==> v35: inputs <==
==> flow/design.v <==
module reflex_core (
    input wire clk,                   
    input wire rst_n,                 
    input wire signed [15:0] z_pos,   
    input wire signed [15:0] z_vel,   
    input wire signed [15:0] kp_gain,
    input wire signed [15:0] kd_gain,
    input wire signed [15:0] vel_threshold,  
    output reg signed [15:0] u_out,   
    output reg guardian_active        
);
    reg signed [31:0] p_term;
    reg signed [31:0] d_term;
    reg signed [31:0] raw_sum;
    localparam signed [15:0] MAX_OUT = 16'd2000;   
    localparam signed [15:0] MIN_OUT = -16'd2000;  
    always @(posedge clk or negedge rst_n) begin
        if (!rst_n) begin
            u_out <= 16'd0;
            guardian_active <= 1'b0;
            p_term <= 32'd0;
            d_term <= 32'd0;
        end else begin
            if (($signed(z_vel) > $signed(vel_threshold)) || 
                ($signed(z_vel) < -$signed(vel_threshold))) begin
                guardian_active <= 1'b1;
                d_term <= z_vel * (kd_gain <<< 1); 
            end else begin
                guardian_active <= 1'b0;
                d_term <= z_vel * kd_gain;
            end
            p_term <= z_pos * kp_gain;  
            raw_sum = -(p_term + d_term); 
            if (raw_sum > MAX_OUT) 
                u_out <= MAX_OUT;
            else if (raw_sum < MIN_OUT) 
                u_out <= MIN_OUT;
            else
                u_out <= raw_sum[15:0];  
        end
    end
endmodule
==> flow/run.sh <==
#!/bin/bash
# the make line also repeats each setting of config.mk as NAME=value (left out here)
make -C /OpenROAD-flow-scripts/flow DESIGN_CONFIG=/design/flow/config.mk WORK_HOME=/design/flow/orfs CLKGATE_MAP_FILE= finish
==> flow/config.mk <==
export PLATFORM = sky130hd
export DESIGN_NAME = reflex_core
export DESIGN_NICKNAME = reflex_core
export VERILOG_FILES = /design/flow/design.v
export SDC_FILE = /design/flow/constraint.sdc
export NUM_CORES = 4
export LEC_CHECK = 0
export ABC_AREA = 0
export CAP_MARGIN = 20
export CORE_ASPECT_RATIO = 1.78
export CORE_MARGIN = 2
export CORE_UTILIZATION = 72
export CTS_CLUSTER_DIAMETER = 233
export HOLD_SLACK_MARGIN = 0.15
export MAX_ROUTING_LAYER = met4
export MIN_ROUTING_LAYER = met1
export PLACE_DENSITY_LB_ADDON = 0.0
export SETUP_SLACK_MARGIN = 1.3
export SLEW_MARGIN = 20
==> flow/constraint.sdc <==
create_clock -name core_clock -period 4.52 [get_ports {clk}]
set_input_delay 0.9040 -clock core_clock [delete_from_list [all_inputs] [get_ports {clk}]]
set_output_delay 0.9040 -clock core_clock [all_outputs]
set_load 0.01 [all_outputs]
==> v34 (differences from v35) <==
==> flow/config.mk (replaced) <==
export PLATFORM = sky130hd
export DESIGN_NAME = reflex_core
export DESIGN_NICKNAME = reflex_core
export VERILOG_FILES = /design/flow/design.v
export SDC_FILE = /design/flow/constraint.sdc
export NUM_CORES = 4
export LEC_CHECK = 0
export CAP_MARGIN = 20
export CORE_MARGIN = 2
export CORE_UTILIZATION = 72
export PLACE_DENSITY_LB_ADDON = 0.24
export SETUP_SLACK_MARGIN = -0.39
export SLEW_MARGIN = 20
==> flow/constraint.sdc (replaced) <==
create_clock -name core_clock -period 6.47 [get_ports {clk}]
set_input_delay 1.2940 -clock core_clock [delete_from_list [all_inputs] [get_ports {clk}]]
set_output_delay 1.2940 -clock core_clock [all_outputs]
set_load 0.01 [all_outputs]
==> v1 (differences from v35) <==
==> flow/config.mk (replaced) <==
export PLATFORM = sky130hd
export DESIGN_NAME = reflex_core
export DESIGN_NICKNAME = reflex_core
export VERILOG_FILES = /design/flow/design.v
export SDC_FILE = /design/flow/constraint.sdc
export NUM_CORES = 4
export LEC_CHECK = 0
export CAP_MARGIN = 20
export CORE_MARGIN = 2
export CORE_UTILIZATION = 40
export SLEW_MARGIN = 20
==> flow/constraint.sdc (replaced) <==
create_clock -name core_clock -period 10.3 [get_ports {clk}]
set_input_delay 2.0600 -clock core_clock [delete_from_list [all_inputs] [get_ports {clk}]]
set_output_delay 2.0600 -clock core_clock [all_outputs]
set_load 0.01 [all_outputs]
==> summary of the runs <==
Of v1 and v34, v34 has the higher cell area (gap 10%, measured against v34).
Non-clock buffer count: v1 is lower than v34 (371).
Against v1, the sequential share of layout area of v34 is lower by 0.73 points.
v1 completed with no timing, DRC or antenna violations. v35 ended with an error in global routing on GRT-0116. v34 ran to the end with violations: negative setup slack.
In die area, v34 and v35 hardly differ.
Between v34 and v1, the lower register-to-register slack is in v34 (gap 3.8 ns).
Synthesized cell count is the same in v34 and v35.
==> figures <==
Outcome: v34 finished with violations; v1 finished clean; v35 stopped before the end
Failing step: v34 -; v1 -; v35 global routing
Violated checks: v34 negative setup slack; v1 -; v35 -
Number of detailed-routing iterations run before antenna repair: v34 8; v1 6; v35 -
Final cell count without fillers: v34 3741; v1 3764; v35 -
Total of endpoints with negative setup slack in the final report: v34 26; v1 0; v35 -
Path type of the worst setup path: v34 primary input to flop; v1 primary input to flop; v35 -
Pre-Place Util: v34 72.94%; v1 40.29%; v35 73.00%
Worst Max-Slew Pin Slew: v34 0.7654 ns; v1 0.9397 ns; v35 -
Total core area: v34 0.03548 mm²; v1 0.06423 mm²; v35 0.03545 mm²
Vert. Die Dim: v34 193.6 µm; v1 258.4 µm; v35 256.9 µm
Hold Startpoint: v34 d_term[0]; v1 p_term[0]; v35 -
Largest cell class by area: v34 logic gates; v1 logic gates; v35 -
Total stage count of the critical path: v34 26; v1 23; v35 -
Total number of warnings across the stage logs: v34 29; v1 26; v35 -
Area taken by flip-flops and latches: v34 0.002027 mm²; v1 0.002027 mm²; v35 -

---

==> inputs of run C <==
Starts from the design.v that is shown in full above.
==> flow/config.mk <==
export PLATFORM = sky130hd
export DESIGN_NAME = reflex_core
export DESIGN_NICKNAME = reflex_core
export VERILOG_FILES = /design/flow/design.v
export SDC_FILE = /design/flow/constraint.sdc
export NUM_CORES = 4
export LEC_CHECK = 0
export ABC_AREA = 0
export CAP_MARGIN = 20
export CORE_ASPECT_RATIO = 0.92
export CORE_MARGIN = 2
export CORE_UTILIZATION = 72
export CTS_CLUSTER_DIAMETER = 233
export HOLD_SLACK_MARGIN = -0.09
export MAX_ROUTING_LAYER = met4
export MIN_ROUTING_LAYER = met1
export PLACE_DENSITY_LB_ADDON = 0.22
export SETUP_SLACK_MARGIN = -0.39
export SLEW_MARGIN = 20
==> flow/constraint.sdc <==
create_clock -name core_clock -period 6.71 [get_ports {clk}]
set_input_delay 1.3420 -clock core_clock [delete_from_list [all_inputs] [get_ports {clk}]]
set_output_delay 1.3420 -clock core_clock [all_outputs]
set_load 0.01 [all_outputs]
run.sh (not shown) runs the stock make flow with config.mk's settings and CLKGATE_MAP_FILE=.
==> run P: changes against run C <==
Settings changed: ABC_AREA 0 to not set, CORE_ASPECT_RATIO 0.92 to not set, CORE_UTILIZATION 72 to 52, CTS_CLUSTER_DIAMETER 233 to not set, CTS_CLUSTER_SIZE set to 99, HOLD_SLACK_MARGIN -0.09 to not set, MAX_ROUTING_LAYER met4 to not set, MIN_ROUTING_LAYER met1 to not set, PLACE_DENSITY_LB_ADDON 0.22 to not set, SETUP_SLACK_MARGIN -0.39 to not set.
==> flow/constraint.sdc (replaced) <==
create_clock -name core_clock -period 5.93 [get_ports {clk}]
set_input_delay 1.1860 -clock core_clock [delete_from_list [all_inputs] [get_ports {clk}]]
set_output_delay 1.1860 -clock core_clock [all_outputs]
set_load 0.01 [all_outputs]
==> run D: changes against run C <==
Settings changed: CTS_CLUSTER_SIZE set to 81, PLACE_DENSITY set to 0.95, PLACE_DENSITY_LB_ADDON 0.22 to not set.
==> flow/constraint.sdc (replaced) <==
create_clock -name core_clock -period 6.26 [get_ports {clk}]
set_input_delay 1.2520 -clock core_clock [delete_from_list [all_inputs] [get_ports {clk}]]
set_output_delay 1.2520 -clock core_clock [all_outputs]
set_load 0.01 [all_outputs]
==> run Z: changes against run C <==
Settings changed: ABC_AREA 0 to not set, CORE_ASPECT_RATIO 0.92 to not set, CORE_UTILIZATION 72 to 40, CTS_CLUSTER_DIAMETER 233 to not set, HOLD_SLACK_MARGIN -0.09 to not set, MAX_ROUTING_LAYER met4 to not set, MIN_ROUTING_LAYER met1 to not set, PLACE_DENSITY_LB_ADDON 0.22 to not set, SETUP_SLACK_MARGIN -0.39 to not set.
==> flow/constraint.sdc (replaced) <==
create_clock -name core_clock -period 8.0 [get_ports {clk}]
set_input_delay 1.6000 -clock core_clock [delete_from_list [all_inputs] [get_ports {clk}]]
set_output_delay 1.6000 -clock core_clock [all_outputs]
set_load 0.01 [all_outputs]
==> flow_summary.toml <==
# generated from flow reports
[outcome]
status = "no timing/DRC/antenna violations"

[place]
place_congestion = 0.8660

[finish]
final_cells = 3991

[min_path]
whs_endpoint = "u_out[0]$_DFF_PN0_"
Source of the figures above: run Z

==> flow_summary.toml <==
# yosys + openroad results
[outcome]
status = "stopped before the end"
lastStage = "global routing"
firstError = "[ERROR GRT-0116] Global routing finished with congestion. Check the congestion regions in the DRC Viewer."

[cts]
clk_path_buf_depth = 2

[synthesis]
top_area_cell = "fa_1"
top_area_share_pct = 40.61

[floorplan]
core_util_floorplan_pct = 73.05
num_rows = 66
Source of the figures above: run D

==> flow_summary.toml <==
# generated from flow reports
[final_timing]
setup_viol = 34
setup_slack_ns = -0.7708

[min_path]
whs_endpoint = "u_out[0]$_DFF_PN0_"

[finish]
final_cells = 4046

[outcome]
status = "finished with violations"
violations = "setup timing"

[place]
place_congestion = 0.9214
Source of the figures above: run P

==> flow_summary.toml <==
# generated from flow reports
[outcome]
status = "finished with violations"
violations = "setup timing"

[final_timing]
setup_slack_ns = -0.3099
setup_viol = 25

[setup_path]
cp.buffers_inverters = 8

[place]
place_congestion = 0.9601

[min_path]
whs_endpoint = "u_out[0]$_DFF_PN0_"

[finish]
final_cells = 3708

[synthesis]
ys_cells = 2869
Source of the figures above: run C


---

==> onyx <==
RTL: the design.v shown in full above, as it stands there.
make LEC_CHECK=0 ABC_AREA=0 CAP_MARGIN=0 CELL_PAD_IN_SITES_DETAIL_PLACEMENT=1 CORE_ASPECT_RATIO=1.78 CORE_MARGIN=10 CORE_UTILIZATION=62 CTS_CLUSTER_DIAMETER=233 GPL_ROUTABILITY_DRIVEN=1 GPL_TIMING_DRIVEN=0 MAX_ROUTING_LAYER=met4 MIN_ROUTING_LAYER=met2 PLACE_DENSITY=0.89 SETUP_SLACK_MARGIN=-0.39 SLEW_MARGIN=10 TNS_END_PERCENT=85 finish   # period 7.92 ns
==> amber (differences from onyx) <==
Settings changed: CAP_MARGIN 0 to 20, CELL_PAD_IN_SITES_DETAIL_PLACEMENT 1 to unset, CORE_ASPECT_RATIO 1.78 to 0.92, CORE_MARGIN 10 to 2, CORE_UTILIZATION 62 to 72, CTS_CLUSTER_SIZE set to 81, GPL_ROUTABILITY_DRIVEN 1 to unset, GPL_TIMING_DRIVEN 0 to unset, HOLD_SLACK_MARGIN set to -0.09, MIN_ROUTING_LAYER met2 to met1, PLACE_DENSITY 0.89 to 0.37, SLEW_MARGIN 10 to 20, TNS_END_PERCENT 85 to unset.
==> flow/constraint.sdc (replaced) <==
create_clock -name core_clock -period 6.26 [get_ports {clk}]
set_input_delay 1.2520 -clock core_clock [delete_from_list [all_inputs] [get_ports {clk}]]
set_output_delay 1.2520 -clock core_clock [all_outputs]
set_load 0.01 [all_outputs]
==> juniper (differences from onyx) <==
Settings changed: ABC_AREA 0 to unset, CAP_MARGIN 0 to 20, CELL_PAD_IN_SITES_DETAIL_PLACEMENT 1 to unset, CORE_ASPECT_RATIO 1.78 to unset, CORE_MARGIN 10 to 2, CORE_UTILIZATION 62 to 42, CTS_CLUSTER_DIAMETER 233 to unset, GPL_ROUTABILITY_DRIVEN 1 to unset, GPL_TIMING_DRIVEN 0 to unset, MAX_ROUTING_LAYER met4 to unset, MIN_ROUTING_LAYER met2 to unset, PLACE_DENSITY 0.89 to unset, SETUP_SLACK_MARGIN -0.39 to unset, SLEW_MARGIN 10 to 20, TNS_END_PERCENT 85 to unset.
==> flow/constraint.sdc (replaced) <==
create_clock -name core_clock -period 7.78 [get_ports {clk}]
set_input_delay 1.5560 -clock core_clock [delete_from_list [all_inputs] [get_ports {clk}]]
set_output_delay 1.5560 -clock core_clock [all_outputs]
set_load 0.01 [all_outputs]
==> notes <==
juniper finished clean. amber finished but failed the layout checks on setup timing. onyx ended with an error in global routing with GRT-0116.
Sequential share of layout area: amber is lower than juniper (0.17 points).
Of juniper and amber, juniper has the higher worst setup slack (gap 650 ps).
Routed wire length: amber is larger than juniper (11%).
Against amber, the register-to-register slack of juniper is better by 1600 ps.

---

==> 02-21 <==
Starts from the design.v that is shown in full above.
clock: 3.72 ns
lec_check: 0
cap_margin: 20
core_margin: 2
core_utilization: 65
setup_slack_margin: -0.38
slew_margin: 20
==> 10-02 (differences from 02-21) <==
- CORE_UTILIZATION: 65 -> 71
- SETUP_SLACK_MARGIN: -0.38 -> 1.87
==> flow/constraint.sdc (replaced) <==
create_clock -name core_clock -period 6.32 [get_ports {clk}]
set_input_delay 1.2640 -clock core_clock [delete_from_list [all_inputs] [get_ports {clk}]]
set_output_delay 1.2640 -clock core_clock [all_outputs]
set_load 0.01 [all_outputs]
==> summary of the runs <==
Against 02-21, the die area of 10-02 is smaller by 8.3%. 10-02 aborted during global routing (5_1_grt), error GRT-0232. 02-21 ran to the end with violations: negative setup slack. Synthesized cell count is the same in 02-21 and 10-02. Area after synthesis is the same in 02-21 and 10-02.

---

==> inputs of wip/harbor <==
// reflex_core: RTL as listed in full above, without the edits since
clock: 6.32 ns
lec_check: 0
cap_margin: 20
core_margin: 2
core_utilization: 72
cts_cluster_size: 14
place_density_lb_addon: 0.24
slew_margin: 20
==> wip/lagoon (differences from wip/harbor) <==
Settings changed: CORE_UTILIZATION 72 to 66, CTS_CLUSTER_SIZE 14 to default, PLACE_DENSITY_LB_ADDON 0.24 to default.
==> wip/zinc (differences from wip/harbor) <==
Settings changed: CORE_UTILIZATION 72 to 48, CTS_CLUSTER_SIZE 14 to 21, GPL_ROUTABILITY_DRIVEN from default to 0, PLACE_DENSITY from default to 0.64, PLACE_DENSITY_LB_ADDON 0.24 to default, SETUP_SLACK_MARGIN from default to 0.71, TNS_END_PERCENT from default to 20.
==> flow/constraint.sdc (replaced) <==
create_clock -name core_clock -period 8.0 [get_ports {clk}]
set_input_delay 1.6000 -clock core_clock [delete_from_list [all_inputs] [get_ports {clk}]]
set_output_delay 1.6000 -clock core_clock [all_outputs]
set_load 0.01 [all_outputs]
==> results <==
wip/harbor produced a layout that fails on setup timing. wip/zinc passed the timing, DRC and antenna checks. wip/lagoon finished but fails on setup timing. Between wip/harbor and wip/lagoon, the lower non-clock buffer count is in wip/lagoon (gap 2). Of wip/zinc and wip/harbor, wip/zinc has the higher cell count (gap about 1.1%, measured against wip/harbor). Sequential cell count is the same in wip/zinc and wip/lagoon. Clock skew: wip/harbor < wip/lagoon < wip/zinc. Die size: wip/zinc > wip/lagoon > wip/harbor. Of wip/lagoon and wip/zinc, wip/lagoon has the higher wire length (gap about 13%, measured against wip/zinc). The highest global-route usage belongs to wip/harbor, the lowest to wip/zinc.

---

==> v11: inputs <==
RTL: the design.v shown in full above, as it stands there.
Settings: LEC_CHECK=0, ABC_AREA=0, CAP_MARGIN=20, CORE_ASPECT_RATIO=1.31, CORE_MARGIN=10, CORE_UTILIZATION=63, CTS_CLUSTER_DIAMETER=233, CTS_CLUSTER_SIZE=98, HOLD_SLACK_MARGIN=0.15, MAX_ROUTING_LAYER=met4, MIN_ROUTING_LAYER=met1, SETUP_SLACK_MARGIN=-0.39, SLEW_MARGIN=20, TNS_END_PERCENT=35; clock period 7.92 ns.
==> v38 (differences from v11) <==
- ABC_AREA: 0 -> unset
- CORE_ASPECT_RATIO: 1.31 -> unset
- CORE_MARGIN: 10 -> 2
- CORE_UTILIZATION: 63 -> 64
- CTS_CLUSTER_DIAMETER: 233 -> unset
- CTS_CLUSTER_SIZE: 98 -> unset
- HOLD_SLACK_MARGIN: 0.15 -> unset
- MAX_ROUTING_LAYER: met4 -> unset
- MIN_ROUTING_LAYER: met1 -> unset
- SETUP_SLACK_MARGIN: -0.39 -> 1.44
- TNS_END_PERCENT: 35 -> unset
==> flow/constraint.sdc (replaced) <==
create_clock -name core_clock -period 5.43 [get_ports {clk}]
set_input_delay 1.0860 -clock core_clock [delete_from_list [all_inputs] [get_ports {clk}]]
set_output_delay 1.0860 -clock core_clock [all_outputs]
set_load 0.01 [all_outputs]
==> results <==
- v38 finished but failed the layout checks on negative setup slack. v11 produced a layout that fails on negative setup slack.
- Of v38 and v11, v38 has the higher worst hold slack (gap 0.019 ns).
- Against v38, the register-to-register slack of v11 is better by 1.8 ns.
- Between v38 and v11, the lower first-iteration DRC count is in v11 (gap 92%, measured against v11).
